==> flow/design.v <==
module InputProcessor (
    input clk,               
    input [2:0] switches,    
    input confirm_key1,       
input confirm_key2,
    input reset_key,       
    output reg [2:0] column, 
    output reg confirm1,       
output reg confirm2,
    output reg reset        
);
    always @(posedge clk) begin
        column <= switches; 
    end
    always @(posedge clk) begin
        confirm1 <= !confirm_key1; 
	confirm2 <= !confirm_key2;
        reset <= !reset_key;      
    end
endmodule
module gameLogic(
    input clk,
    input reset,
    input [2:0] column,
    input player,
    input confirm_move,
    output reg [1:0] win,
    output reg [1:0] winner
);
    reg [83:0] grid;
    reg [83:0] grid_next;
    reg token_placed;
    reg confirm_prev;
    reg [1:0] win_next;
    wire [1:0] token = player ? 2'b01 : 2'b10;
    wire place = confirm_move && !confirm_prev;
    integer i, j;
function automatic [1:0] checkWin(input [83:0] g, input [1:0] playerToken);
    integer col, row, count, i;
begin
    checkWin = 2'b00;
    for (row = 0; row < 6; row = row + 1) begin
        count = 0;
        for (col = 0; col < 7; col = col + 1) begin
            if (g[(col*6+row)*2 +: 2] == playerToken) begin
                count = count + 1;
                if (count == 4) begin
                    checkWin = 2'b01;
                end
            end else count = 0;
        end
    end
    for (col = 0; col < 7; col = col + 1) begin
        count = 0;
        for (row = 0; row < 6; row = row + 1) begin
            if (g[(col*6+row)*2 +: 2] == playerToken) begin
                count = count + 1;
                if (count == 4) begin
                    checkWin = 2'b01;
                end
            end else count = 0;
        end
    end
    for (row = 0; row < 3; row = row + 1) begin
        for (col = 0; col < 4; col = col + 1) begin
            count = 0;
            for (i = 0; i < 4; i = i + 1) begin
                if (g[((col+i)*6+(row+i))*2 +: 2] == playerToken) begin
                    count = count + 1;
                    if (count == 4) begin
                        checkWin = 2'b01;
                    end
                end else count = 0;
            end
        end
    end
    for (row = 3; row < 6; row = row + 1) begin
        for (col = 0; col < 4; col = col + 1) begin
            count = 0;
            for (i = 0; i < 4; i = i + 1) begin
                if (g[((col+i)*6+(row-i))*2 +: 2] == playerToken) begin
                    count = count + 1;
                    if (count == 4) begin
                        checkWin = 2'b01;
                    end
                end else count = 0;
            end
        end
    end
end
endfunction
    always @* begin
        grid_next = grid;
        token_placed = 0;
        for (i = 0; i < 7; i = i + 1) begin
            if (column == i) begin
                for (j = 0; j < 6; j = j + 1) begin
                    if (!token_placed && grid[(i*6+j)*2 +: 2] == 2'b00) begin
                        grid_next[(i*6+j)*2 +: 2] = token;
                        token_placed = 1;
                    end
                end
            end
        end
        win_next = checkWin(grid_next, token);
    end
    always @(posedge clk) begin
        confirm_prev <= confirm_move;
    end
    always @(posedge clk or posedge reset) begin
        if (reset) begin
            grid <= 84'd0;
            win <= 2'b00;
            winner <= 2'b00;
        end else if (place && token_placed) begin
            grid <= grid_next;
            win <= win_next;
            winner <= win_next[0] ? token : 2'b00;
        end
    end
endmodule
module control(
    input clk,                 
    input reset,               
    input [2:0] column_select, 
    input confirm_move1,
    input confirm_move2,       
    output reg [1:0] current_player, 
    output reg game_over,      
	 output [1:0] winner
);
    parameter IDLE_STATE = 3'b000,
              PLAYER1_TURN = 3'b001,
              PLAYER2_TURN = 3'b010,
              CHECK_MOVE = 3'b011,
				  win_state = 3'b100;
    reg [2:0] state; 
wire confirm_move = (current_player==2'b01)?confirm_move1:confirm_move2;
    wire [1:0]win;
    gameLogic game_logic(
        .clk(clk),
        .reset(reset),
        .column(column_select),
        .player(current_player == 2'b01), 
        .confirm_move(confirm_move),
        .win(win),
		  .winner(winner)
    );
    always @(posedge clk or posedge reset) begin
        if (reset) begin
            state <= IDLE_STATE;
            current_player <= 2'b01;  
            game_over <= 0;
        end
        else begin
            case (state)
                IDLE_STATE: begin
                    if (confirm_move) begin
                        state <= CHECK_MOVE;
                    end
                end
                PLAYER1_TURN: begin
                    if (confirm_move) begin
                        state <= CHECK_MOVE;
                    end
                end
                PLAYER2_TURN: begin
                    if (confirm_move) begin
                        state <= CHECK_MOVE;
                    end
                end
                CHECK_MOVE: begin
                    if (win) begin
                        state <= win_state; 
                    end else begin
                        current_player <= (current_player == 2'b01) ? 2'b10 : 2'b01;
                        state <= (current_player == 2'b01) ? PLAYER1_TURN : PLAYER2_TURN;
                    end
                end
					 win_state: begin
					 game_over <= 1; 
					 end
                default: state <= IDLE_STATE;
            endcase
        end
    end
endmodule
module TopLevelModule(
    input clk,                    
    input [2:0] switches,        
    input confirm_key1,   
input confirm_key2,     
    input reset_key,            
    output [1:0] player_led,     
    output [1:0] winner_led           
);
    wire [2:0] column_select;
    wire confirm_move1;
wire confirm_move2;
    wire reset_game;
    wire [1:0] current_player;
    wire game_over;
    InputProcessor input_proc(
        .clk(clk),
        .switches(switches),
        .confirm_key1(confirm_key1),
        .confirm_key2(confirm_key2),
        .reset_key(reset_key),
        .column(column_select),
        .confirm1(confirm_move1),
.confirm2(confirm_move2),
        .reset(reset_game)
    );
    control control_unit(
        .clk(clk),
        .reset(reset_game),
        .column_select(column_select),
        .confirm_move1(confirm_move1),
        .confirm_move2(confirm_move2),
        .current_player(current_player),
        .game_over(game_over), .winner(winner_led)
    );
    assign player_led = current_player;
endmodule
==> flow/run.sh <==
#!/bin/bash
# the make line also repeats each setting of config.mk as NAME=value (left out here)
make -C /OpenROAD-flow-scripts/flow DESIGN_CONFIG=/design/flow/config.mk WORK_HOME=/design/flow/orfs CLKGATE_MAP_FILE= finish
==> flow/config.mk <==
export PLATFORM = sky130hd
export DESIGN_NAME = TopLevelModule
export DESIGN_NICKNAME = TopLevelModule
export VERILOG_FILES = /design/flow/design.v
export SDC_FILE = /design/flow/constraint.sdc
export NUM_CORES = 4
export LEC_CHECK = 0
export ABC_AREA = 1
export CAP_MARGIN = 20
export CELL_PAD_IN_SITES_DETAIL_PLACEMENT = 0
export CORE_ASPECT_RATIO = 1.15
export CORE_MARGIN = 2
export CORE_UTILIZATION = 72
export CTS_CLUSTER_SIZE = 84
export GPL_ROUTABILITY_DRIVEN = 1
export GPL_TIMING_DRIVEN = 1
export MAX_ROUTING_LAYER = met5
export PLACE_DENSITY_LB_ADDON = 0.19
export SLEW_MARGIN = 35
==> flow/constraint.sdc <==
create_clock -name core_clock -period 4.28 [get_ports {clk}]
set_input_delay 0.8560 -clock core_clock [delete_from_list [all_inputs] [get_ports {clk}]]
set_output_delay 0.8560 -clock core_clock [all_outputs]
set_load 0.01 [all_outputs]
==> results of run 1 <==
[layout make-up]
cell class / instances / area, µm² / share of cell area [%]
Multi-Input combinational cell: 775 / 4450 / 48.8
Sequential cell: 100 / 2470 / 27.1
Timing Repair Buffer: 118 / 938 / 10.3
Inverter: 215 / 817 / 8.97
Clock buffer: 10 / 229 / 2.51
Tap cell: 126 / 158 / 1.73
Clock inverter: 6 / 47.5 / 0.522
[what timing repair did]
action	CTS	global route
pin swaps	0	6
endpoints found under the setup margin	3	37
resized	10	26
gates cloned	0	0
buffers inserted	9	5
[per-stage QoR]
step,util [%],hold slack (ps)
6_report,87.1,315
3_5_place_dp,82.4,424
2_1_floorplan,-,428
3_3_place_gp,82.4,406
5_1_grt,87.1,405
4_1_cts,85.9,435
[per-layer routing]
metal	wire [µm]	share of wire, %	global-route usage, %	vias up
met3	3890	14	9.60	316
met1	9340	34	53.3	4012
li1	-	-	-	3873
met4	2440	8.9	25.5	0
met5	0	0	0	-
met2	11800	43	69.5	897
==> flow_summary.ini, run 1 <==
; physical design summary
[setup_path]
path_max_fanout = 4
crit_slowest_cell = dfrtp_1
crit_path_start = control_unit.game_logic.grid[0]
crit_end = control_unit.game_logic.win[0]
path_buffers = 3
crit_path_frequent_cell = nand3_2
critical_path.endpoint_type = register
crit_family = simple AND/OR/NAND/NOR gates
rr_startpoint = control_unit.game_logic.grid[0]
crit_path_start_kind = register
rrSetupSlack_ps = -580
r2r-end = control_unit.game_logic.win[0]
reg2reg_depth = 36
arrival_ps = 5110
cp_num_cells = 36
slowest_delay_ps = 410
crit_type = reg2reg
critPathRequiredTime_ps = 4530

[grt]
grt_pass1_vias = 8320
grt_pass1_wl_um = 39200
grt_overflow_total = 0
antenna_found_initial = 0
grt_use_total_pct = 43.2
grt_max_degree = 70

[flow_run]
drv_cap = 0
warning_count = 30

[logic_synthesis]
synthCells = 1116
logic_family = simple AND/OR/NAND/NOR gates
xor_area_share_pct = 1.13
synth_cell_types = 57
simple_gate_share_pct = 31.4
top_cell_area_share_pct = 29.3
syn_nets = 1163
ff_type = dfrtp_1
ys_ff = 100
yosysTopAreaCell = dfrtp_1
syn-cell-area_mm2 = 0.00776
synth_area_per_cell_um2 = 6.96
synth-compound-area-share_pct = 16.7
top_cell = inv_1
yosys.area_share.adder_pct = 6.45
edf_count = 0
synth_stat.cells = 1116
async_reset_ff_share_pct = 93.0
common_cells = inv_1, nand2_1, nor2_1
ys_area_mm2 = 0.00776
ys_seq_share_pct = 31.8
mux_area_share_pct = 0.516
yosysWarnings = 3
area_leaders = dfrtp_1, inv_1, nand2_1, nor2_1, ha_1

[final_timing]
finalSetupViolCount = 20
worstMarginPinSlew_ps = 1060
skew_ps = 13.9
period_used_pct = 114
slew_headroom_pct = 29.5
rsz0062_at_grt = yes
finalWorstSetupSlack_ps = -581
period_needed_ps = 4860
setup_tns_ps = -2440
slew_viol_final = 0
hold_viol_final = 0
max_freq_mhz = 206

[place]
place_hpwl_um = 16100
placed_cell_area_mm2 = 0.00861
io_buffers = 10
dp.cells = 1320
dpl_worst_slack_ps = -230
gp_congestion = 0.996

[clock_network]
clk_path_buf_depth = 2
cts_buffers = 9
cts.clk_slew.worst_paths_ps = 80
cts_root_buffer = clkbuf_16
cts.sinks = 100
clock_latency_ps = 360
cts_hold_buf = 0
h-tree-depth = 3
cts_tree = built

[routing]
wl_per_cell_um = 20.3
drcViolationCount = 0
dr.pass1.iters = 12
viasPerCell = 6.74
vias = 9098
wirelength_um = 27500
ant_nets = 0
drt_iter0_drc = 1764
antenna-diode-count = 0

[pwr]
power.density_mw_per_mm2 = 531
switching_share_pct = 49.1
p_leak_nw = 4.72
clkPwrFrac_pct = 16.6
powerSeq_mw = 1.02
comb-power_mw = 3.02
power_mw = 4.83
p_clk_mw = 0.801
power.group.top = combinational logic
ir_drop_mv = 0.367
power_frac_seq_pct = 21.0
cell_internal_pwr_mw = 2.46
p_switching_mw = 2.37
combPwrFrac_pct = 62.4

[floorplan]
dieArea_mm2 = 0.0116
rows = 40
core_area_mm2 = 0.0105
die_h_um = 115
initial_core_util_pct = 74.2
die_w_um = 101
ios = 11

[final_layout]
nets = 1266
finalInstanceArea_mm2 = 0.00911
area_growth_pct = 17.3
finalNonFillerCells = 1350
nFillCells = 535

[worst_hold_path]
min_path_type = reg2async

[status]
status = finished with violations
violations = setup timing
==> run 2: changes to the inputs <==
- ABC_AREA: 1 -> unset
- CAP_MARGIN: 20 -> 0
- CELL_PAD_IN_SITES_DETAIL_PLACEMENT: 0 -> unset
- CORE_ASPECT_RATIO: 1.15 -> unset
- CORE_MARGIN: 2 -> 3
- CORE_UTILIZATION: 72 -> 40
- CTS_CLUSTER_DIAMETER: unset -> 272
- CTS_CLUSTER_SIZE: 84 -> 19
- GPL_ROUTABILITY_DRIVEN: 1 -> 0
- GPL_TIMING_DRIVEN: 1 -> unset
- HOLD_SLACK_MARGIN: unset -> -0.04
- MAX_ROUTING_LAYER: met5 -> met4
- MIN_ROUTING_LAYER: unset -> met1
- PLACE_DENSITY_LB_ADDON: 0.19 -> 0.25
- SETUP_SLACK_MARGIN: unset -> 2.42
- SLEW_MARGIN: 35 -> 40
- clock period: 4.28 -> 10.0 ns (I/O delays scaled with it)
==> flow_summary.ini, run 2 <==
; physical design summary
[status]
status = complete, no violations

[final_timing]
hold_viol_final = 0
period_needed_ps = 5600
skew_ps = 11.6
slew_viol_final = 0
period_used_pct = 56.0
worstMarginPinSlew_ps = 852
max_freq_mhz = 179
rsz0062_at_grt = no
setup_tns_ps = 0
slew_headroom_pct = 42.7
finalWorstSetupSlack_ps = 4400
finalSetupViolCount = 0

[logic_synthesis]
syn_nets = 928
yosysTopAreaCell = dfrtp_1
synth_area_per_cell_um2 = 8.75
mux_area_share_pct = 3.44
synthCells = 881
area_leaders = dfrtp_1, ha_1, nor2_1, a21o_1, o31ai_1
ys_area_mm2 = 0.00771
ys_ff = 100
common_cells = nor2_1, dfrtp_1, inv_1
top_cell_area_share_pct = 29.5
yosys.area_share.adder_pct = 6.49
top_cell = nor2_1
ff_type = dfrtp_1
synth_stat.cells = 881
synth-compound-area-share_pct = 29.7
edf_count = 0
yosysWarnings = 3
simple_gate_share_pct = 22.5
logic_family = AND-OR/OR-AND gates
ys_seq_share_pct = 32.0
synth_cell_types = 90
async_reset_ff_share_pct = 93.0
xor_area_share_pct = 1.02
syn-cell-area_mm2 = 0.00771

[setup_path]
r2r-end = control_unit.game_logic.win[0]
crit_path_frequent_cell = ha_1
arrival_ps = 5820
slowest_delay_ps = 720
reg2reg_depth = 18
crit_type = reg2reg
path_cells = nor2b_4 -> buf_4 -> nand2_1 -> o311ai_0 -> nor2_1 -> ha_1 -> and3_1 -> ha_1 -> and2_1 -> ha_1 -> and2_1 -> ha_1 -> a32oi_1 -> and4_1 -> nand4_1 -> or4_1 -> nor4_4 -> a21oi_1
rr_startpoint = control_unit.current_player[0]
crit_path_start_kind = register
rrSetupSlack_ps = 4400
path_buffers = 1
crit_path_start = control_unit.current_player[0]
path_max_fanout = 25
crit_family = simple AND/OR/NAND/NOR gates
critical_path.endpoint_type = register
critPathRequiredTime_ps = 10220
cp_num_cells = 18
crit_end = control_unit.game_logic.win[0]
crit_slowest_cell = nor2b_4

[clock_network]
cts_buffers = 9
cts_root_buffer = clkbuf_16
clock_latency_ps = 360
cts_hold_buf = 0
cts_resized = 0
cts_tree = built
cts.clk_slew.worst_paths_ps = 70
clk_path_buf_depth = 2
cts_setup_buffers = 0
h-tree-depth = 3
cts.sinks = 100

[floorplan]
die_h_um = 145
dieArea_mm2 = 0.0210
initial_core_util_pct = 40.9
rows = 50
core_area_mm2 = 0.0188
ios = 11
die_w_um = 145

[pwr]
p_leak_nw = 3.91
p_clk_mw = 0.340
powerSeq_mw = 0.538
clkPwrFrac_pct = 16.2
cell_internal_pwr_mw = 1.08
combPwrFrac_pct = 58.3
power_frac_seq_pct = 25.5
power.group.top = combinational logic
p_switching_mw = 1.03
switching_share_pct = 48.8
ir_drop_mv = 0.135
comb-power_mw = 1.23
power.density_mw_per_mm2 = 252
power_mw = 2.11

[place]
dpl_worst_slack_ps = 4480
place_hpwl_um = 18000
dp.cells = 1129
placed_cell_area_mm2 = 0.00808
io_buffers = 10

[flow_run]
warning_count = 28
drv_cap = 0

[routing]
wirelength_um = 23300
ant_nets = 0
viasPerCell = 6.23
wl_per_cell_um = 20.3
drt_iter0_drc = 609
vias = 7142
antenna-diode-count = 0
drcViolationCount = 0
dr.pass1.iters = 8

[grt]
grt_use_total_pct = 23.4
antenna_found_initial = 0
grt_max_degree = 58
grt_overflow_total = 0
grt_pass1_wl_um = 36900
grt_pass1_vias = 6602

[final_layout]
nets = 929
nFillCells = 1846
finalNonFillerCells = 1147
finalInstanceArea_mm2 = 0.00837
area_growth_pct = 8.62

[worst_hold_path]
min_path_type = reg2async
run 2: cell type report:
class	instances	area, µm²	area share, %
well taps	260	325	3.89
clock buffers	10	229	2.74
inverters	56	213	2.54
flip-flops and latches	100	2470	29.5
multi-input cells	694	4900	58.5
clock inverters	6	55.1	0.658
repair buffers	21	180	2.15
run 2: metrics by stage:
stage	utilization (%)	hold slack, ps
detailed placement	42.9	251
global placement	42.8	255
floorplan	-	451
finish	44.5	229
CTS	44.4	259
global route	44.5	280
run 2: per-layer routing:
layer | GRT usage, % | wire (µm) | vias to the layer above
met5 | - | 0 | -
met1 | 31.5 | 10500 | 3419
met3 | 4.44 | 1650 | 77
met4 | 8.89 | 904 | 0
met2 | 34.9 | 10200 | 274
li1 | - | - | 3372
==> run 3: changes to the inputs <==
- ABC_AREA: unset -> 1
- CORE_MARGIN: 3 -> 2
- CORE_UTILIZATION: 40 -> 72
- CTS_CLUSTER_DIAMETER: 272 -> unset
- CTS_CLUSTER_SIZE: 19 -> 73
- GPL_ROUTABILITY_DRIVEN: 0 -> unset
- HOLD_SLACK_MARGIN: -0.04 -> unset
- MAX_ROUTING_LAYER: met4 -> unset
- MIN_ROUTING_LAYER: met1 -> unset
- PLACE_DENSITY: unset -> 0.66
- PLACE_DENSITY_LB_ADDON: 0.25 -> unset
- SETUP_SLACK_MARGIN: 2.42 -> -0.15
- SLEW_MARGIN: 40 -> 20
- clock period: 10.0 -> 3.45 ns (I/O delays scaled with it)
==> flow_summary.ini, run 3 <==
; yosys + openroad results
[place]
place_hpwl_um = 22100
dp.cells = 1482
gp_congestion = 0.981
dpl_worst_slack_ps = -1430
placed_cell_area_mm2 = 0.00982
io_buffers = 10

[logic_synthesis]
syn-cell-area_mm2 = 0.00776
synth_stat.cells = 1116
simple_gate_share_pct = 31.4
synthCells = 1116
area_leaders = dfrtp_1, inv_1, nand2_1, nor2_1, ha_1
mux_area_share_pct = 0.516
yosys.area_share.adder_pct = 6.45
xor_area_share_pct = 1.13
async_reset_ff_share_pct = 93.0
syn_nets = 1163
edf_count = 0
ff_type = dfrtp_1
yosysTopAreaCell = dfrtp_1
common_cells = inv_1, nand2_1, nor2_1
yosysWarnings = 3
synth-compound-area-share_pct = 16.7
logic_family = simple AND/OR/NAND/NOR gates
top_cell = inv_1
ys_ff = 100
synth_cell_types = 57
ys_area_mm2 = 0.00776
synth_area_per_cell_um2 = 6.96
ys_seq_share_pct = 31.8
top_cell_area_share_pct = 29.3

[floorplan]
ios = 11
rows = 37
die_w_um = 108
die_h_um = 108
core_area_mm2 = 0.0104
initial_core_util_pct = 74.5
dieArea_mm2 = 0.0116

[status]
flow.stopped_at = clock tree synthesis (4_1_cts)
status = aborted with a tool error
error = [ERROR DPL-0038] Utilization greater than 100%, impossible to legalize
run 3: per-stage QoR:
step           total power [mW]  util [%]
3_3_place_gp               4.97      94.2
2_1_floorplan              3.40         -
3_5_place_dp               5.22      94.2
==> run 4: changes to the inputs <==
- ABC_AREA: 1 -> unset
- CAP_MARGIN: 0 -> 20
- CORE_UTILIZATION: 72 -> 59
- CTS_CLUSTER_SIZE: 73 -> unset
- PLACE_DENSITY: 0.66 -> unset
- SETUP_SLACK_MARGIN: -0.15 -> unset
- clock period: 3.45 -> 7.73 ns (I/O delays scaled with it)
==> flow_summary.ini, run 4 <==
; physical design summary
[status]
status = complete, no violations

[place]
io_buffers = 10
place_hpwl_um = 19100
gp_congestion = 1.08

[logic_synthesis]
xor_area_share_pct = 1.02
ff_type = dfrtp_1
synth_cell_types = 90
top_cell = nor2_1
syn-cell-area_mm2 = 0.00771
top_cell_area_share_pct = 29.5
ys_ff = 100
synthCells = 881
edf_count = 0
syn_nets = 928
yosys.area_share.adder_pct = 6.49
async_reset_ff_share_pct = 93.0
ys_area_mm2 = 0.00771
yosysTopAreaCell = dfrtp_1
synth-compound-area-share_pct = 29.7
mux_area_share_pct = 3.44
simple_gate_share_pct = 22.5
synth_stat.cells = 881
yosysWarnings = 3
common_cells = nor2_1, dfrtp_1, inv_1
area_leaders = dfrtp_1, ha_1, nor2_1, a21o_1, o31ai_1
synth_area_per_cell_um2 = 8.75
ys_seq_share_pct = 32.0
logic_family = AND-OR/OR-AND gates

[clock_network]
cts_buffers = 9
clock_latency_ps = 350
clk_path_buf_depth = 2
h-tree-depth = 3
cts_resized = 0
cts_tree = built
cts.sinks = 100
cts_hold_buf = 0
cts.clk_slew.worst_paths_ps = 70
cts_setup_buffers = 0
cts_root_buffer = clkbuf_16

[final_layout]
nets = 924
area_growth_pct = 7.19
nFillCells = 1048

[routing]
dr.pass1.iters = 9
wirelength_um = 24800
drt_iter0_drc = 903
drcViolationCount = 0
vias = 7500
wl_per_cell_um = 23.5
antenna-diode-count = 0
viasPerCell = 7.12
ant_nets = 0

[setup_path]
slowest_delay_ps = 660
path_buffers = 3
critPathRequiredTime_ps = 7940
arrival_ps = 5600
r2r-end = control_unit.game_logic.winner[0]
path_cells = nor2b_4 -> buf_4 -> mux2i_1 -> a21oi_1 -> o21ai_2 -> inv_1 -> ha_1 -> and3_1 -> ha_1 -> and3_1 -> ha_1 -> inv_1 -> a22o_1 -> a311oi_1 -> a2111oi_2 -> a211o_1 -> nor4_4 -> a21oi_1
rr_startpoint = control_unit.current_player[0]
crit_family = AND-OR/OR-AND gates
critical_path.endpoint_type = register
crit_path_frequent_cell = ha_1
cp_num_cells = 18
reg2reg_depth = 18
path_max_fanout = 31
rrSetupSlack_ps = 2350
crit_path_start_kind = register
crit_type = reg2reg
crit_end = control_unit.game_logic.winner[0]
crit_slowest_cell = dfstp_2
crit_path_start = control_unit.current_player[0]

[final_timing]
hold_viol_final = 0
slew_viol_final = 0
max_freq_mhz = 186
finalSetupViolCount = 0
period_needed_ps = 5380
skew_ps = 7.50
worstMarginPinSlew_ps = 1130
period_used_pct = 69.6
setup_tns_ps = 0
rsz0062_at_grt = no
slew_headroom_pct = 23.6
hold_ws_ps = 233

[pwr]
power.density_mw_per_mm2 = 346
combPwrFrac_pct = 57.5
comb-power_mw = 1.64
cell_internal_pwr_mw = 1.48
p_leak_nw = 3.91
ir_drop_mv = 0.221
power.group.top = combinational logic
powerSeq_mw = 0.697
p_switching_mw = 1.38
switching_share_pct = 48.3
power_frac_seq_pct = 24.4
p_clk_mw = 0.517
clkPwrFrac_pct = 18.1

[grt]
grt_max_degree = 63
grt_use_total_pct = 35.9
antenna_found_initial = 0
grt_overflow_total = 0
grt_pass1_vias = 7077
grt_pass1_wl_um = 39300

[floorplan]
ios = 11
die_w_um = 118
initial_core_util_pct = 60.8
rows = 41
die_h_um = 118
core_area_mm2 = 0.0127
dieArea_mm2 = 0.0140

[flow_run]
warning_count = 30
drv_cap = 0

[worst_hold_path]
min_path_type = reg2async
==> run 4: per-stage QoR <==
stage	area (µm²)	std cells	util (%)	setup WS [ps]	total power, mW
after floorplan	7710	881	-	3060	1.79
after global placement	7920	1038	62.5	2630	2.24
after detailed placement	7920	1038	62.5	2450	2.28
after CTS	8260	1054	65.2	2420	2.80
after global routing	8260	1054	65.2	2040	3.02
final	8260	1054	65.2	2350	2.86
==> run 4: final cells by class <==
cell class,instances,area [µm²],share of cell area [%]
clock buffers,11,233,2.82
clock inverters,5,108,1.30
inverters,56,211,2.56
multi-input cells,694,4880,59.1
flip-flops and latches,100,2470,29.9
well taps,172,215,2.60
repair buffers,16,145,1.76
==> run 4: per-layer routing <==
metal | vias up | track usage (%) | part of all wire [%]
met1 | 3643 | 47.0 | 41
met2 | 393 | 55.0 | 45
met5 | - | 0 | 0
met3 | 100 | 9.36 | 9.3
met4 | 0 | 17.5 | 4.7
li1 | 3364 | - | -
==> run 5: changes to the inputs <==
- CORE_UTILIZATION: 59 -> 70
- CTS_CLUSTER_DIAMETER: unset -> 90
- CTS_CLUSTER_SIZE: unset -> 41
- clock period: 7.73 -> 7.04 ns (I/O delays scaled with it)
==> flow_summary.ini, run 5 <==
; physical design summary
[setup_path]
crit_end = control_unit.game_logic.winner[0]
critical_path.endpoint_type = register
arrival_ps = 5620
slowest_delay_ps = 700
reg2reg_depth = 18
crit_slowest_cell = nor2b_4
crit_type = reg2reg
crit_path_frequent_cell = ha_1
path_max_fanout = 27
critPathRequiredTime_ps = 7280
crit_path_start = control_unit.current_player[0]
crit_path_start_kind = register
path_buffers = 3
path_cells = nor2b_4 -> buf_4 -> mux2i_1 -> a21oi_1 -> o21ai_2 -> inv_1 -> ha_1 -> and3_1 -> ha_1 -> and3_1 -> ha_1 -> inv_1 -> a22o_1 -> a311oi_1 -> a2111oi_2 -> a211o_1 -> nor4_4 -> a21oi_1
crit_family = AND-OR/OR-AND gates
rrSetupSlack_ps = 1660
r2r-end = control_unit.game_logic.winner[0]
cp_num_cells = 18
rr_startpoint = control_unit.current_player[0]

[pwr]
switching_share_pct = 51.4
ir_drop_mv = 0.261
combPwrFrac_pct = 61.1
power_frac_seq_pct = 26.1
cell_internal_pwr_mw = 1.44
p_clk_mw = 0.381
powerSeq_mw = 0.773
power.density_mw_per_mm2 = 367
p_leak_nw = 3.85
clkPwrFrac_pct = 12.8
power.group.top = combinational logic
p_switching_mw = 1.52
comb-power_mw = 1.81

[logic_synthesis]
xor_area_share_pct = 1.02
syn-cell-area_mm2 = 0.00771
yosys.area_share.adder_pct = 6.49
ys_area_mm2 = 0.00771
ff_type = dfrtp_1
synth_stat.cells = 881
common_cells = nor2_1, dfrtp_1, inv_1
logic_family = AND-OR/OR-AND gates
top_cell = nor2_1
area_leaders = dfrtp_1, ha_1, nor2_1, a21o_1, o31ai_1
async_reset_ff_share_pct = 93.0
synthCells = 881
syn_nets = 928
synth_cell_types = 90
ys_seq_share_pct = 32.0
yosysWarnings = 3
simple_gate_share_pct = 22.5
edf_count = 0
synth_area_per_cell_um2 = 8.75
ys_ff = 100
mux_area_share_pct = 3.44
top_cell_area_share_pct = 29.5
yosysTopAreaCell = dfrtp_1
synth-compound-area-share_pct = 29.7

[clock_network]
cts.clk_slew.worst_paths_ps = 100
cts_resized = 0
h-tree-depth = 3
clock_latency_ps = 390
cts_root_buffer = clkbuf_8
cts_tree = built
cts_buffers = 9
cts_setup_buffers = 0
cts.sinks = 100
cts_hold_buf = 0
clk_path_buf_depth = 2

[final_layout]
finalNonFillerCells = 1023
finalInstanceArea_mm2 = 0.00809
area_growth_pct = 4.92
fin_util_pct = 74.9
nets = 925
nFillCells = 722
logic_area_mm2 = 0.00488
flop_area_mm2 = 0.00247

[routing]
ant_nets = 0
wirelength_um = 26100
viasPerCell = 7.75
antenna-diode-count = 0
drcViolationCount = 0
vias = 7929
wl_per_cell_um = 25.5
dr.pass1.iters = 8
drt_iter0_drc = 1411

[final_timing]
skew_ps = 12.8
setup_tns_ps = 0
max_freq_mhz = 186
finalSetupViolCount = 0
slew_headroom_pct = 26.9
slew_viol_final = 0
period_needed_ps = 5380
period_used_pct = 76.5
worstMarginPinSlew_ps = 1080
rsz0062_at_grt = no
hold_viol_final = 0

[place]
io_buffers = 10
placed_cell_area_mm2 = 0.00789
dp.cells = 1007
gp_congestion = 1.12
place_hpwl_um = 19800

[floorplan]
rows = 38
die_w_um = 109
die_h_um = 109
initial_core_util_pct = 71.4
ios = 11
core_area_mm2 = 0.0108
dieArea_mm2 = 0.0119

[flow_run]
drv_cap = 0
warning_count = 30

[grt]
grt_use_total_pct = 45.3
grt_overflow_total = 0
antenna_found_initial = 1
grt_pass1_vias = 7345
grt_pass1_wl_um = 40300
grt_max_degree = 61

[status]
status = complete, no violations

[worst_hold_path]
min_path_type = reg2async
==> run 5: stage by stage <==
step	hold slack (ps)	power [mW]	worst slack, ps
2_1_floorplan	451	1.97	2370
3_3_place_gp	239	2.43	1940
3_5_place_dp	266	2.50	1800
4_1_cts	279	2.88	1780
5_1_grt	325	3.09	1340
6_report	261	2.96	1660
==> run 5: area by class of cell <==
type                    count  area share, %
inverters                  56           2.61
clock buffers              10           1.58
flip-flops and latches    100           30.5
well taps                 140           2.17
repair buffers             17           1.89
clock inverters             6          0.866
multi-input cells         694           60.3
==> run 5: metal layers <==
| layer | up-vias | track usage [%] | wire, µm |
|---|---|---|---|
| li1 | 3370 | - | - |
| met1 | 3746 | 58.1 | 9770 |
| met2 | 649 | 69.2 | 11500 |
| met3 | 162 | 10.4 | 3060 |
| met4 | 2 | 28.1 | 1780 |
| met5 | - | 0 | 10 |
==> run 6: changes to the inputs <==
- ABC_AREA: unset -> 1
- CAP_MARGIN: 20 -> 0
- CORE_UTILIZATION: 70 -> 72
- CTS_CLUSTER_DIAMETER: 90 -> 362
- CTS_CLUSTER_SIZE: 41 -> 30
- PLACE_DENSITY: unset -> 0.66
- clock period: 7.04 -> 3.42 ns (I/O delays scaled with it)
==> flow_summary.ini, run 6 <==
; yosys + openroad results
[status]
status = aborted with a tool error
flow.stopped_at = clock tree synthesis (4_1_cts)
error = [ERROR DPL-0038] Utilization greater than 100%, impossible to legalize

[floorplan]
rows = 37
die_h_um = 108
core_area_mm2 = 0.0104
dieArea_mm2 = 0.0116
die_w_um = 108
initial_core_util_pct = 74.5
ios = 11

[logic_synthesis]
xor_area_share_pct = 1.13
top_cell_area_share_pct = 29.3
simple_gate_share_pct = 31.4
syn_nets = 1163
syn-cell-area_mm2 = 0.00776
area_leaders = dfrtp_1, inv_1, nand2_1, nor2_1, ha_1
ys_seq_share_pct = 31.8
synth_stat.cells = 1116
edf_count = 0
top_cell = inv_1
mux_area_share_pct = 0.516
yosysTopAreaCell = dfrtp_1
synth_area_per_cell_um2 = 6.96
ys_area_mm2 = 0.00776
synth-compound-area-share_pct = 16.7
logic_family = simple AND/OR/NAND/NOR gates
synth_cell_types = 57
async_reset_ff_share_pct = 93.0
common_cells = inv_1, nand2_1, nor2_1
yosys.area_share.adder_pct = 6.45
ys_ff = 100
ff_type = dfrtp_1
synthCells = 1116
yosysWarnings = 3

[place]
placed_cell_area_mm2 = 0.00983
dp.cells = 1486
place_hpwl_um = 23100
io_buffers = 10
dpl_worst_slack_ps = -1330
gp_congestion = 1.00
[run 6: metrics by stage]
step	TNS [ps]	utilization, %
floorplan	-1800	-
global placement	-24540	94.4
detailed placement	-55250	94.4
==> run 7: changes to the inputs <==
- CORE_UTILIZATION: 72 -> 70
- CTS_CLUSTER_DIAMETER: 362 -> 319
- CTS_CLUSTER_SIZE: 30 -> 21
- PLACE_DENSITY: 0.66 -> unset
- clock period: 3.42 -> 3.7 ns (I/O delays scaled with it)
==> flow_summary.ini, run 7 <==
; yosys + openroad results
[status]
status = aborted with a tool error
flow.stopped_at = global routing (5_1_grt)
error = [ERROR GRT-0116] Global routing finished with congestion. Check the congestion regions in the DRC Viewer.

[clock_network]
h-tree-depth = 3
clk_path_buf_depth = 2
cts_buffers = 9
cts.sinks = 100
cts_hold_buf = 0
cts_root_buffer = clkbuf_8

[logic_synthesis]
common_cells = inv_1, nand2_1, nor2_1
xor_area_share_pct = 1.13
ys_seq_share_pct = 31.8
edf_count = 0
yosysWarnings = 3
yosys.area_share.adder_pct = 6.45
ff_type = dfrtp_1
syn_nets = 1163
synthCells = 1116
synth-compound-area-share_pct = 16.7
async_reset_ff_share_pct = 93.0
ys_area_mm2 = 0.00776
synth_area_per_cell_um2 = 6.96
synth_stat.cells = 1116
synth_cell_types = 57
ys_ff = 100
syn-cell-area_mm2 = 0.00776
mux_area_share_pct = 0.516
area_leaders = dfrtp_1, inv_1, nand2_1, nor2_1, ha_1
logic_family = simple AND/OR/NAND/NOR gates
yosysTopAreaCell = dfrtp_1
simple_gate_share_pct = 31.4
top_cell = inv_1
top_cell_area_share_pct = 29.3

[place]
gp_congestion = 0.974
io_buffers = 10
place_hpwl_um = 19100
placed_cell_area_mm2 = 0.00968

[grt]
grt_overflow_total = 43
grt_use_total_pct = 79.7

[floorplan]
rows = 38
core_area_mm2 = 0.0108
die_w_um = 109
ios = 11
initial_core_util_pct = 71.6
die_h_um = 109
dieArea_mm2 = 0.0119
[run 7: routing by layer]
metal | track usage [%] | GRT overflow
met1 | 78.2 | 3
met2 | 94.1 | 19
met3 | 69.1 | 1
met4 | 79.1 | 20
met5 | 34.8 | 0
[run 7: stage by stage]
| step | hold WS (ps) | worst slack (ps) | cells |
|---|---|---|---|
| floorplan | 428 | -320 | 1116 |
| global placement | 414 | -618 | 1470 |
| detailed placement | 425 | -892 | 1470 |
| CTS | 448 | -984 | 1509 |
[run 7: repair_timing]
| item | in CTS |
|---|---|
| gates resized | 70 |
| pin swaps | 29 |
| gates cloned | 4 |
| endpoints found under the setup margin | 87 |
| setup buffers | 19 |
==> run 8: changes to the inputs <==
- CAP_MARGIN: 0 -> 20
- CORE_UTILIZATION: 70 -> 67
- CTS_CLUSTER_SIZE: 21 -> 74
- clock period: 3.7 -> 4.09 ns (I/O delays scaled with it)
==> flow_summary.ini, run 8 <==
; yosys + openroad results
[logic_synthesis]
syn_nets = 1163
xor_area_share_pct = 1.13
async_reset_ff_share_pct = 93.0
mux_area_share_pct = 0.516
top_cell = inv_1
yosysTopAreaCell = dfrtp_1
synthCells = 1116
ys_area_mm2 = 0.00776
area_leaders = dfrtp_1, inv_1, nand2_1, nor2_1, ha_1
common_cells = inv_1, nand2_1, nor2_1
synth_stat.cells = 1116
yosys.area_share.adder_pct = 6.45
yosysWarnings = 3
top_cell_area_share_pct = 29.3
syn-cell-area_mm2 = 0.00776
ys_seq_share_pct = 31.8
synth_cell_types = 57
ys_ff = 100
logic_family = simple AND/OR/NAND/NOR gates
simple_gate_share_pct = 31.4
ff_type = dfrtp_1
synth-compound-area-share_pct = 16.7
synth_area_per_cell_um2 = 6.96
edf_count = 0

[status]
status = aborted with a tool error
error = [ERROR GRT-0232] Routing congestion too high. Check the congestion heatmap in the GUI.
flow.stopped_at = global routing (5_1_grt)

[grt]
grt_use_total_pct = 76.4
grt_overflow_total = 8

[floorplan]
ios = 11
die_h_um = 112
dieArea_mm2 = 0.0125
rows = 39
initial_core_util_pct = 68.3
core_area_mm2 = 0.0114
die_w_um = 112

[place]
place_hpwl_um = 16900
gp_congestion = 1.03
dp.cells = 1418
io_buffers = 10

[clock_network]
cts_hold_buf = 0
cts_buffers = 9
cts_root_buffer = clkbuf_16
clk_path_buf_depth = 2
cts.sinks = 100
h-tree-depth = 3
## run 8: metrics by stage
step	area, µm²	setup slack (ps)	TNS (ps)
4_1_cts	10200	-425	-1380
2_1_floorplan	7770	1.07	0
3_3_place_gp	9270	-254	-738
3_5_place_dp	9270	-434	-1250
## run 8: metal layers
layer	GRT usage [%]	overflow
met5	24.7	0
met4	74.6	3
met3	62.2	0
met2	91.6	5
met1	77.6	0
## run 8: timing repair
item                       in CTS
gates resized                  38
cloned                          2
setup buffers                  52
pin swaps                      19
setup endpoints to repair      41
==> run 9: changes to the inputs <==
- CORE_UTILIZATION: 67 -> 68
- CTS_CLUSTER_DIAMETER: 319 -> unset
- CTS_CLUSTER_SIZE: 74 -> unset
- clock period: 4.09 -> 5.55 ns (I/O delays scaled with it)
==> flow_summary.ini, run 9 <==
; physical design summary
[status]
status = complete, no violations

[logic_synthesis]
yosysTopAreaCell = dfrtp_1
top_cell_area_share_pct = 29.3
xor_area_share_pct = 1.13
yosysWarnings = 3
edf_count = 0
common_cells = inv_1, nand2_1, nor2_1
syn_nets = 1163
logic_family = simple AND/OR/NAND/NOR gates
mux_area_share_pct = 0.516
async_reset_ff_share_pct = 93.0
ys_ff = 100
top_cell = inv_1
yosys.area_share.adder_pct = 6.45
synth_stat.cells = 1116
simple_gate_share_pct = 31.4
ys_seq_share_pct = 31.8
synth_cell_types = 57
syn-cell-area_mm2 = 0.00776
area_leaders = dfrtp_1, inv_1, nand2_1, nor2_1, ha_1
synth_area_per_cell_um2 = 6.96
synth-compound-area-share_pct = 16.7
ys_area_mm2 = 0.00776
ff_type = dfrtp_1
synthCells = 1116

[routing]
antenna-diode-count = 0
wirelength_um = 19700
dr.pass1.iters = 5
viasPerCell = 5.81
ant_nets = 0
drcViolationCount = 0
wl_per_cell_um = 15.5
drt_iter0_drc = 696
vias = 7374

[setup_path]
crit_end = control_unit.game_logic.winner[0]
cp_num_cells = 37
reg2reg_depth = 37
path_max_fanout = 21
rrSetupSlack_ps = 610
crit_path_start = control_unit.current_player[0]
arrival_ps = 5190
crit_family = simple AND/OR/NAND/NOR gates
crit_path_start_kind = register
critical_path.endpoint_type = register
crit_path_frequent_cell = nand2_1
critPathRequiredTime_ps = 5810
path_buffers = 7
crit_type = reg2reg
crit_slowest_cell = dfstp_2
r2r-end = control_unit.game_logic.winner[0]
rr_startpoint = control_unit.current_player[0]
slowest_delay_ps = 370

[floorplan]
initial_core_util_pct = 68.9
die_h_um = 111
core_area_mm2 = 0.0113
die_w_um = 111
ios = 11
rows = 39
dieArea_mm2 = 0.0123

[clock_network]
cts_setup_buffers = 0
cts_buffers = 9
clock_latency_ps = 360
cts.sinks = 100
h-tree-depth = 3
cts_root_buffer = clkbuf_16
cts_hold_buf = 0
clk_path_buf_depth = 2
cts.clk_slew.worst_paths_ps = 80
cts_tree = built
cts_resized = 0

[final_layout]
finalNonFillerCells = 1269
area_growth_pct = 7.61
nets = 1168

[grt]
globalRouteMet2Util_pct = 48.9
grt_overflow_total = 0
use_met1_pct = 49.1
grt_max_degree = 72
grt_busiest_layer = met1
antenna_found_initial = 1
grt_use_total_pct = 33.3
use_met3_pct = 6.89
grt_pass1_wl_um = 32900
grt_pass1_vias = 6730

[final_timing]
rsz0062_at_grt = no
max_freq_mhz = 203
skew_ps = 14.5
slew_viol_final = 0
period_needed_ps = 4940
finalSetupViolCount = 0
hold_viol_final = 0
setup_tns_ps = 0
slew_headroom_pct = 33.7
worstMarginPinSlew_ps = 994
period_used_pct = 88.9

[pwr]
powerSeq_mw = 0.778
ir_drop_mv = 0.289
power_frac_seq_pct = 23.3
power_mw = 3.34
power.group.top = combinational logic
comb-power_mw = 1.81
p_switching_mw = 1.58
p_clk_mw = 0.746
p_leak_nw = 4.26
combPwrFrac_pct = 54.3
switching_share_pct = 47.3
clkPwrFrac_pct = 22.4
cell_internal_pwr_mw = 1.76
power.density_mw_per_mm2 = 399

[place]
place_hpwl_um = 14900
io_buffers = 10
dp.cells = 1253
gp_congestion = 0.979

[flow_run]
warning_count = 30
drv_cap = 0

[worst_hold_path]
min_path_type = reg2async
[run 9: layout make-up]
cell class / count / area, µm²
inverters: 215 / 810
multi-input cells: 775 / 4370
well taps: 143 / 179
clock inverters: 6 / 120
repair buffers: 20 / 175
clock buffers: 10 / 229
flip-flops and latches: 100 / 2470
fillers: 938 / 2920
[run 9: stage by stage]
stage / setup WS, ps / area (µm²) / util [%] / hold slack (ps)
2_1_floorplan: 1350 / 7760 / - / 428
3_3_place_gp: 785 / 8010 / 71.0 / 285
3_5_place_dp: 688 / 8010 / 71.0 / 307
4_1_cts: 670 / 8350 / 74.1 / 313
5_1_grt: 111 / 8350 / 74.1 / 363
6_report: 614 / 8350 / 74.1 / 282
[run 9: routing by layer]
metal / vias up / wire [µm]
met5: - / 0
met4: 0 / 435
met3: 36 / 1730
met2: 271 / 8430
met1: 3382 / 9060
li1: 3685 / -
==> run 10: changes to the inputs <==
- ABC_AREA: 1 -> unset
- CORE_ASPECT_RATIO: unset -> 0.74
- CORE_MARGIN: 2 -> 4
- CORE_UTILIZATION: 68 -> 51
- CTS_CLUSTER_DIAMETER: unset -> 293
- CTS_CLUSTER_SIZE: unset -> 64
- HOLD_SLACK_MARGIN: unset -> -0.06
- clock period: 5.55 -> 10.0 ns (I/O delays scaled with it)
==> flow_summary.ini, run 10 <==
; physical design summary
[setup_path]
crit_path_start = control_unit.current_player[0]
path_buffers = 0
r2r-end = control_unit.game_logic.winner[1]
crit_family = simple AND/OR/NAND/NOR gates
slowest_delay_ps = 700
arrival_ps = 5530
critical_path.endpoint_type = register
cp_num_cells = 17
crit_path_start_kind = register
crit_type = reg2reg
crit_end = control_unit.game_logic.winner[1]
critPathRequiredTime_ps = 10220
crit_slowest_cell = nor2b_4
rrSetupSlack_ps = 4690
rr_startpoint = control_unit.current_player[0]
path_cells = nor2b_4 -> o221ai_1 -> nor2_1 -> ha_1 -> and2_1 -> ha_1 -> and2_1 -> ha_1 -> and2_1 -> ha_1 -> o2111ai_1 -> nor2_1 -> o211ai_1 -> o2111ai_1 -> or4_1 -> nor4_4 -> a21oi_1
crit_path_frequent_cell = ha_1
path_max_fanout = 23
reg2reg_depth = 17

[status]
status = complete, no violations

[floorplan]
ios = 11
core_area_mm2 = 0.0147
rows = 38
initial_core_util_pct = 52.3
die_h_um = 114
dieArea_mm2 = 0.0172
die_w_um = 151

[final_timing]
period_used_pct = 53.1
hold_ws_ps = 247
hold_viol_final = 0
setup_tns_ps = 0
skew_ps = 10.3
slew_headroom_pct = 27.2
period_needed_ps = 5310
finalSetupViolCount = 0
slew_viol_final = 0
rsz0062_at_grt = no
max_freq_mhz = 188
worstMarginPinSlew_ps = 1090

[clock_network]
cts_hold_buf = 0
cts_buffers = 9
cts_root_buffer = clkbuf_16
cts_setup_buffers = 0
h-tree-depth = 3
cts_resized = 0
clk_path_buf_depth = 2
cts_tree = built
cts.clk_slew.worst_paths_ps = 80
cts.sinks = 100
clock_latency_ps = 350

[place]
io_buffers = 10
place_hpwl_um = 20200
placed_cell_area_mm2 = 0.00797
gp_congestion = 1.04

[grt]
grt_pass1_vias = 6984
grt_pass1_wl_um = 40200
grt_max_degree = 63
grt_use_total_pct = 30.5
grt_overflow_total = 0
antenna_found_initial = 0

[logic_synthesis]
top_cell_area_share_pct = 29.5
logic_family = AND-OR/OR-AND gates
synth_cell_types = 90
yosysWarnings = 3
common_cells = nor2_1, dfrtp_1, inv_1
yosysTopAreaCell = dfrtp_1
synthCells = 881
edf_count = 0
area_leaders = dfrtp_1, ha_1, nor2_1, a21o_1, o31ai_1
syn-cell-area_mm2 = 0.00771
simple_gate_share_pct = 22.5
yosys.area_share.adder_pct = 6.49
top_cell = nor2_1
xor_area_share_pct = 1.02
ff_type = dfrtp_1
ys_seq_share_pct = 32.0
synth-compound-area-share_pct = 29.7
synth_stat.cells = 881
mux_area_share_pct = 3.44
ys_ff = 100
synth_area_per_cell_um2 = 8.75
syn_nets = 928
ys_area_mm2 = 0.00771
async_reset_ff_share_pct = 93.0

[flow_run]
warning_count = 28
drv_cap = 0

[pwr]
clkPwrFrac_pct = 15.6
combPwrFrac_pct = 59.6
p_clk_mw = 0.340
power.group.top = combinational logic
cell_internal_pwr_mw = 1.07
power_frac_seq_pct = 24.7
p_switching_mw = 1.10
p_leak_nw = 3.89
power.density_mw_per_mm2 = 264
ir_drop_mv = 0.137
comb-power_mw = 1.30
switching_share_pct = 50.7
powerSeq_mw = 0.538

[worst_hold_path]
min_path_type = reg2async

[routing]
dr.pass1.iters = 6
wirelength_um = 25800
viasPerCell = 6.93
vias = 7500
drcViolationCount = 0
drt_iter0_drc = 1076
antenna-diode-count = 0
wl_per_cell_um = 23.8
ant_nets = 0

[final_layout]
nFillCells = 1322
finalInstanceArea_mm2 = 0.00826
nets = 925
area_growth_pct = 7.11
## run 10: per-layer routing
metal	routed length [µm]	up-vias	part of all wire, %	global-route usage [%]
met5	0	-	0	0
met4	664	0	2.6	8.27
met3	2280	47	8.8	5.80
met2	11100	420	43	45.9
met1	11700	3664	45	45.2
li1	-	3369	-	-
## run 10: area by class of cell
cell class	count	area, µm²	share of cell area, %
Clock buffer	9	225	2.73
Clock inverter	7	61.3	0.743
Inverter	56	211	2.56
Multi-Input combinational cell	694	4880	59.2
Sequential cell	100	2470	29.9
Tap cell	200	250	3.03
Timing Repair Buffer	17	153	1.85
## run 10: metrics by stage
step                cells  util, %  power (mW)  worst slack (ps)
global placement     1067     54.1        1.76              4870
CTS                  1083     56.0        2.13              4760
detailed placement   1067     54.1        1.79              4790
floorplan             881        -        1.39              5330
finish               1083     56.0        2.18              4690
global route         1083     56.0        2.30              4390
==> run 11: changes to the inputs <==
- ABC_AREA: unset -> 1
- CORE_ASPECT_RATIO: 0.74 -> unset
- CORE_MARGIN: 4 -> 2
- CORE_UTILIZATION: 51 -> 72
- CTS_CLUSTER_DIAMETER: 293 -> 362
- CTS_CLUSTER_SIZE: 64 -> 73
- HOLD_SLACK_MARGIN: -0.06 -> unset
- PLACE_DENSITY: unset -> 0.65
- clock period: 10.0 -> 4.15 ns (I/O delays scaled with it)
==> flow_summary.ini, run 11 <==
; yosys + openroad results
[logic_synthesis]
syn_nets = 1163
area_leaders = dfrtp_1, inv_1, nand2_1, nor2_1, ha_1
ys_seq_share_pct = 31.8
async_reset_ff_share_pct = 93.0
ys_ff = 100
synth-compound-area-share_pct = 16.7
ys_area_mm2 = 0.00776
ff_type = dfrtp_1
synth_cell_types = 57
mux_area_share_pct = 0.516
yosysWarnings = 3
syn-cell-area_mm2 = 0.00776
yosys.area_share.adder_pct = 6.45
logic_family = simple AND/OR/NAND/NOR gates
simple_gate_share_pct = 31.4
synth_stat.cells = 1116
yosysTopAreaCell = dfrtp_1
top_cell_area_share_pct = 29.3
synth_area_per_cell_um2 = 6.96
common_cells = inv_1, nand2_1, nor2_1
top_cell = inv_1
edf_count = 0
synthCells = 1116
xor_area_share_pct = 1.13

[floorplan]
ios = 11
die_w_um = 108
core_area_mm2 = 0.0104
initial_core_util_pct = 74.5
dieArea_mm2 = 0.0116
die_h_um = 108
rows = 37

[clock_network]
cts_hold_buf = 0
cts_root_buffer = clkbuf_8
h-tree-depth = 3
cts_buffers = 9
clk_path_buf_depth = 2
cts.sinks = 100

[place]
io_buffers = 10
gp_congestion = 1.01
placed_cell_area_mm2 = 0.00912
place_hpwl_um = 17800
dpl_worst_slack_ps = -492
dp.cells = 1392

[status]
status = aborted with a tool error
flow.stopped_at = global routing (5_1_grt)
error = [ERROR DPL-0038] Utilization greater than 100%, impossible to legalize
[run 11: stage by stage]
stage / hold WS [ps] / utilization, %
after floorplan: 428 / -
after detailed placement: 339 / 87.5
after global placement: 334 / 87.5
after CTS: 353 / 93.1
[run 11: timing repair]
| item | 4_1_cts |
|---|---|
| setup buffers | 27 |
| endpoints found under the setup margin | 36 |
| resized | 44 |
| pin swaps | 22 |
==> run 12: changes to the inputs <==
- ABC_AREA: 1 -> unset
- CTS_CLUSTER_DIAMETER: 362 -> unset
- CTS_CLUSTER_SIZE: 73 -> 25
- PLACE_DENSITY: 0.65 -> unset
- clock period: 4.15 -> 8.0 ns (I/O delays scaled with it)
==> flow_summary.ini, run 12 <==
; physical design summary
[routing]
wl_per_cell_um = 24.0
wirelength_um = 24300
ant_nets = 0
drt_iter0_drc = 1007
dr.pass1.iters = 12
drcViolationCount = 0
antenna-diode-count = 0
vias = 7796
viasPerCell = 7.67

[logic_synthesis]
syn_nets = 928
yosys.area_share.adder_pct = 6.49
yosysTopAreaCell = dfrtp_1
top_cell = nor2_1
ys_seq_share_pct = 32.0
area_leaders = dfrtp_1, ha_1, nor2_1, a21o_1, o31ai_1
synthCells = 881
logic_family = AND-OR/OR-AND gates
ys_ff = 100
yosysWarnings = 3
synth_cell_types = 90
common_cells = nor2_1, dfrtp_1, inv_1
ys_area_mm2 = 0.00771
mux_area_share_pct = 3.44
synth_area_per_cell_um2 = 8.75
xor_area_share_pct = 1.02
simple_gate_share_pct = 22.5
synth_stat.cells = 881
ff_type = dfrtp_1
async_reset_ff_share_pct = 93.0
edf_count = 0
top_cell_area_share_pct = 29.5
synth-compound-area-share_pct = 29.7
syn-cell-area_mm2 = 0.00771

[place]
dpl_worst_slack_ps = 2740
placed_cell_area_mm2 = 0.00787
place_hpwl_um = 18000
io_buffers = 10
gp_congestion = 1.11

[floorplan]
initial_core_util_pct = 74.3
die_w_um = 107
die_h_um = 107
ios = 11
dieArea_mm2 = 0.0115
rows = 37
core_area_mm2 = 0.0104

[pwr]
power_mw = 2.62
ir_drop_mv = 0.315
powerSeq_mw = 0.685
combPwrFrac_pct = 60.7
p_clk_mw = 0.344
switching_share_pct = 52.5
power.group.top = combinational logic
p_leak_nw = 3.84
p_switching_mw = 1.38
cell_internal_pwr_mw = 1.24
comb-power_mw = 1.59
power.density_mw_per_mm2 = 324
power_frac_seq_pct = 26.1
clkPwrFrac_pct = 13.1

[grt]
grt_pass1_wl_um = 38000
grt_pass1_vias = 7310
grt_overflow_total = 0
antenna_found_initial = 0
grt_max_degree = 71
grt_use_total_pct = 42.8

[final_timing]
hold_ws_ps = 179
period_used_pct = 68.8
rsz0062_at_grt = no
finalWorstSetupSlack_ps = 2490
slew_viol_final = 0
worstMarginPinSlew_ps = 1200
period_needed_ps = 5510
setup_tns_ps = 0
hold_viol_final = 0
slew_headroom_pct = 19.6
max_freq_mhz = 182
skew_ps = 13.6
finalSetupViolCount = 0

[clock_network]
cts.sinks = 100
cts.clk_slew.worst_paths_ps = 120
clock_latency_ps = 400
clk_path_buf_depth = 2
cts_hold_buf = 0
cts_setup_buffers = 0
cts_resized = 0
cts_buffers = 9
cts_tree = built
h-tree-depth = 3
cts_root_buffer = clkbuf_8

[setup_path]
crit_path_start = control_unit.current_player[0]
path_max_fanout = 12
path_cells = nand2b_1 -> a221oi_2 -> nor2_1 -> ha_1 -> and2_1 -> ha_1 -> and2_1 -> ha_1 -> and2_1 -> ha_1 -> o2111ai_1 -> nor2_1 -> o211ai_1 -> o2111ai_1 -> or4_1 -> nor4_4 -> a21oi_1
crit_path_start_kind = register
path_buffers = 0
arrival_ps = 5770
rr_startpoint = control_unit.current_player[0]
crit_path_frequent_cell = ha_1
critPathRequiredTime_ps = 8260
crit_type = reg2reg
reg2reg_depth = 17
crit_end = control_unit.game_logic.win[0]
cp_num_cells = 17
crit_slowest_cell = a221oi_2
rrSetupSlack_ps = 2490
crit_family = simple AND/OR/NAND/NOR gates
critical_path.endpoint_type = register
slowest_delay_ps = 820
r2r-end = control_unit.game_logic.win[0]

[final_layout]
logic_area_mm2 = 0.00489
nFillCells = 667
area_growth_pct = 4.87
flop_area_mm2 = 0.00247
finalInstanceArea_mm2 = 0.00808
nets = 922

[worst_hold_path]
min_path_type = reg2async

[flow_run]
drv_cap = 0
warning_count = 31

[status]
status = complete, no violations
-- run 12: cell type report --
class	count	share of cell area [%]
Clock buffer	9	1.53
Clock inverter	7	1.13
Inverter	56	2.62
Multi-Input combinational cell	694	60.4
Sequential cell	100	30.6
Tap cell	136	2.11
Timing Repair Buffer	14	1.61
-- run 12: layer usage --
metal | GRT usage (%) | vias up | wire, µm
li1 | - | 3355 | -
met1 | 55.3 | 3665 | 8990
met2 | 64.2 | 622 | 10400
met3 | 12.4 | 154 | 3300
met4 | 24.5 | 0 | 1610
met5 | 0 | - | 0
-- run 12: metrics by stage --
stage	std cells	utilization, %
floorplan	881	-
global placement	1000	75.9
detailed placement	1000	75.9
CTS	1016	77.9
global route	1016	77.9
finish	1016	77.9
==> run 13: changes to the inputs <==
- ABC_AREA: unset -> 1
- CELL_PAD_IN_SITES_DETAIL_PLACEMENT: unset -> 2
- CELL_PAD_IN_SITES_GLOBAL_PLACEMENT: unset -> 3
- CORE_ASPECT_RATIO: unset -> 1.48
- CORE_UTILIZATION: 72 -> 50
- CTS_CLUSTER_SIZE: 25 -> 10
- GPL_TIMING_DRIVEN: unset -> 1
- MAX_ROUTING_LAYER: unset -> met4
- MIN_ROUTING_LAYER: unset -> met2
- SETUP_SLACK_MARGIN: unset -> 0.94
- TNS_END_PERCENT: unset -> 80
- clock period: 8.0 -> 3.17 ns (I/O delays scaled with it)
==> flow_summary.ini, run 13 <==
; yosys + openroad results
[logic_synthesis]
xor_area_share_pct = 1.13
synth_area_per_cell_um2 = 6.96
synthCells = 1116
synth_cell_types = 57
logic_family = simple AND/OR/NAND/NOR gates
ys_seq_share_pct = 31.8
syn_nets = 1163
area_leaders = dfrtp_1, inv_1, nand2_1, nor2_1, ha_1
simple_gate_share_pct = 31.4
synth_stat.cells = 1116
top_cell_area_share_pct = 29.3
common_cells = inv_1, nand2_1, nor2_1
mux_area_share_pct = 0.516
syn-cell-area_mm2 = 0.00776
top_cell = inv_1
async_reset_ff_share_pct = 93.0
ys_area_mm2 = 0.00776
ys_ff = 100
yosysTopAreaCell = dfrtp_1
ff_type = dfrtp_1
yosys.area_share.adder_pct = 6.45
edf_count = 0
synth-compound-area-share_pct = 16.7
yosysWarnings = 3

[status]
error = [ERROR GPL-0301] Utilization 120.503 % exceeds 100%.
flow.stopped_at = global placement without I/O (3_1_place_gp_skip_io)
status = aborted with a tool error

[floorplan]
core_area_mm2 = 0.0153
die_w_um = 106
initial_core_util_pct = 50.8
rows = 55
dieArea_mm2 = 0.0166
die_h_um = 156
==> run 14: changes to the inputs <==
- ABC_AREA: 1 -> unset
- CELL_PAD_IN_SITES_DETAIL_PLACEMENT: 2 -> 1
- CELL_PAD_IN_SITES_GLOBAL_PLACEMENT: 3 -> 2
- CORE_ASPECT_RATIO: 1.48 -> 1.76
- CORE_MARGIN: 2 -> 4
- CORE_UTILIZATION: 50 -> 51
- CTS_CLUSTER_DIAMETER: unset -> 293
- CTS_CLUSTER_SIZE: 10 -> 95
- GPL_TIMING_DRIVEN: 1 -> unset
- HOLD_SLACK_MARGIN: unset -> -0.06
- MAX_ROUTING_LAYER: met4 -> unset
- MIN_ROUTING_LAYER: met2 -> unset
- PLACE_DENSITY: unset -> 0.35
- SETUP_SLACK_MARGIN: 0.94 -> unset
- TNS_END_PERCENT: 80 -> 20
- clock period: 3.17 -> 10.0 ns (I/O delays scaled with it)
==> flow_summary.ini, run 14 <==
; physical design summary
[status]
status = complete, no violations

[logic_synthesis]
top_cell = nor2_1
yosysWarnings = 3
synth_stat.cells = 881
synth_cell_types = 90
ys_area_mm2 = 0.00771
syn-cell-area_mm2 = 0.00771
area_leaders = dfrtp_1, ha_1, nor2_1, a21o_1, o31ai_1
ys_seq_share_pct = 32.0
synth_area_per_cell_um2 = 8.75
simple_gate_share_pct = 22.5
syn_nets = 928
yosys.area_share.adder_pct = 6.49
synth-compound-area-share_pct = 29.7
edf_count = 0
ff_type = dfrtp_1
top_cell_area_share_pct = 29.5
logic_family = AND-OR/OR-AND gates
mux_area_share_pct = 3.44
ys_ff = 100
async_reset_ff_share_pct = 93.0
synthCells = 881
xor_area_share_pct = 1.02
common_cells = nor2_1, dfrtp_1, inv_1
yosysTopAreaCell = dfrtp_1

[pwr]
comb-power_mw = 1.31
powerSeq_mw = 0.544
cell_internal_pwr_mw = 1.07
p_clk_mw = 0.347
combPwrFrac_pct = 59.6
switching_share_pct = 51.2
power_frac_seq_pct = 24.7
ir_drop_mv = 0.154
power.density_mw_per_mm2 = 267
p_switching_mw = 1.13
clkPwrFrac_pct = 15.7
power_mw = 2.20
power.group.top = combinational logic
p_leak_nw = 3.89

[final_layout]
finalInstanceArea_mm2 = 0.00824
fin_util_pct = 55.6
area_growth_pct = 6.95
nets = 926
nFillCells = 1739
flop_area_mm2 = 0.00247
logic_area_mm2 = 0.00488

[floorplan]
initial_core_util_pct = 51.9
die_h_um = 171
ios = 11
core_area_mm2 = 0.0148
dieArea_mm2 = 0.0172
die_w_um = 101
rows = 59

[setup_path]
critPathRequiredTime_ps = 10220
rr_startpoint = input_proc.column[2]
r2r-end = control_unit.game_logic.winner[1]
reg2reg_depth = 17
path_max_fanout = 15
crit_slowest_cell = o311ai_0
critical_path.endpoint_type = register
path_buffers = 0
cp_num_cells = 17
crit_family = simple AND/OR/NAND/NOR gates
rrSetupSlack_ps = 4320
slowest_delay_ps = 920
crit_end = control_unit.game_logic.winner[1]
crit_type = reg2reg
crit_path_start_kind = register
arrival_ps = 5900
path_cells = or3_1 -> nor2_1 -> o311ai_0 -> nor2_1 -> ha_1 -> and3_1 -> ha_1 -> and2_1 -> ha_1 -> and2_1 -> ha_1 -> a32oi_1 -> and4_1 -> nand4_1 -> or4_1 -> nor4_4 -> a21oi_1
crit_path_frequent_cell = ha_1
crit_path_start = input_proc.column[2]

[routing]
ant_nets = 0
antenna-diode-count = 0
dr.pass1.iters = 5
vias = 7592
viasPerCell = 7.12
wirelength_um = 29100
drt_iter0_drc = 517
wl_per_cell_um = 27.3
drcViolationCount = 0

[clock_network]
cts_hold_buf = 0
cts_buffers = 9
clk_path_buf_depth = 2
cts_resized = 0
h-tree-depth = 3
cts_tree = built
cts.sinks = 100
cts.clk_slew.worst_paths_ps = 70
clock_latency_ps = 350
cts_root_buffer = clkbuf_16
cts_setup_buffers = 0

[final_timing]
period_used_pct = 56.8
setup_tns_ps = 0
finalSetupViolCount = 0
period_needed_ps = 5680
worstMarginPinSlew_ps = 1140
rsz0062_at_grt = no
slew_headroom_pct = 23.6
max_freq_mhz = 176
hold_ws_ps = 146
hold_viol_final = 0
skew_ps = 9.85
slew_viol_final = 0

[flow_run]
warning_count = 30
drv_cap = 0

[worst_hold_path]
min_path_type = reg2async

[grt]
grt_pass1_vias = 8093
grt_use_total_pct = 34.8
antenna_found_initial = 0
grt_overflow_total = 0
grt_max_degree = 78
grt_pass1_wl_um = 45800

[place]
place_hpwl_um = 22700
io_buffers = 10
placed_cell_area_mm2 = 0.00795
gp_congestion = 1.00
[run 14: per-stage QoR]
step,worst slack (ps),instances
detailed placement,4540,1051
global placement,4610,1051
global route,4050,1067
floorplan,5330,881
CTS,4530,1067
finish,4320,1067
[run 14: cell type report]
type	count	area share, %
clock buffers	9	2.73
repair buffers	18	1.94
well taps	183	2.78
clock inverters	7	0.820
multi-input cells	694	59.2
inverters	56	2.57
flip-flops and latches	100	30.0
[run 14: metal layers]
layer / GRT usage [%] / vias to the layer above / share of wire [%]
met5: 0 / - / 0
met4: 18.6 / 0 / 5.4
met3: 4.94 / 90 / 5.3
met2: 63.0 / 288 / 52
met1: 38.7 / 3845 / 37
li1: - / 3369 / -
==> run 15: changes to the inputs <==
- ABC_AREA: unset -> 1
- CELL_PAD_IN_SITES_DETAIL_PLACEMENT: 1 -> unset
- CELL_PAD_IN_SITES_GLOBAL_PLACEMENT: 2 -> unset
- CORE_ASPECT_RATIO: 1.76 -> unset
- CORE_MARGIN: 4 -> 2
- CORE_UTILIZATION: 51 -> 70
- CTS_CLUSTER_DIAMETER: 293 -> unset
- CTS_CLUSTER_SIZE: 95 -> 31
- HOLD_SLACK_MARGIN: -0.06 -> unset
- PLACE_DENSITY: 0.35 -> 0.65
- TNS_END_PERCENT: 20 -> unset
- clock period: 10.0 -> 3.93 ns (I/O delays scaled with it)
==> flow_summary.ini, run 15 <==
; yosys + openroad results
[logic_synthesis]
synthCells = 1116
synth_area_per_cell_um2 = 6.96
area_leaders = dfrtp_1, inv_1, nand2_1, nor2_1, ha_1
ys_area_mm2 = 0.00776
yosysWarnings = 3
ys_ff = 100
ff_type = dfrtp_1
xor_area_share_pct = 1.13
ys_seq_share_pct = 31.8
async_reset_ff_share_pct = 93.0
logic_family = simple AND/OR/NAND/NOR gates
simple_gate_share_pct = 31.4
synth-compound-area-share_pct = 16.7
edf_count = 0
synth_cell_types = 57
yosysTopAreaCell = dfrtp_1
synth_stat.cells = 1116
syn_nets = 1163
common_cells = inv_1, nand2_1, nor2_1
syn-cell-area_mm2 = 0.00776
top_cell_area_share_pct = 29.3
yosys.area_share.adder_pct = 6.45
mux_area_share_pct = 0.516
top_cell = inv_1

[status]
status = aborted with a tool error
error = [ERROR GRT-0116] Global routing finished with congestion. Check the congestion regions in the DRC Viewer.
flow.stopped_at = global routing (5_1_grt)

[place]
dpl_worst_slack_ps = -682
dp.cells = 1441
gp_congestion = 0.942
place_hpwl_um = 18200
placed_cell_area_mm2 = 0.00947
io_buffers = 10

[floorplan]
dieArea_mm2 = 0.0119
die_w_um = 109
die_h_um = 109
ios = 11
initial_core_util_pct = 71.6
core_area_mm2 = 0.0108
rows = 38

[grt]
grt_use_total_pct = 75.6
grt_overflow_total = 4

[clock_network]
clk_path_buf_depth = 2
h-tree-depth = 3
cts.sinks = 100
cts_buffers = 9
cts_root_buffer = clkbuf_8
-- run 15: per-layer routing --
layer	GRT usage, %	GRT overflow
met1	75.7	0
met2	90.6	1
met3	62.9	0
met4	74.6	3
met5	23.2	0
-- run 15: timing repair --
action / 4_1_cts
resized: 83
setup endpoints to repair: 80
buffers inserted: 32
cloned: 5
pin swaps: 37
hold buffers: 0
Power and IR drop assume default switching activity.
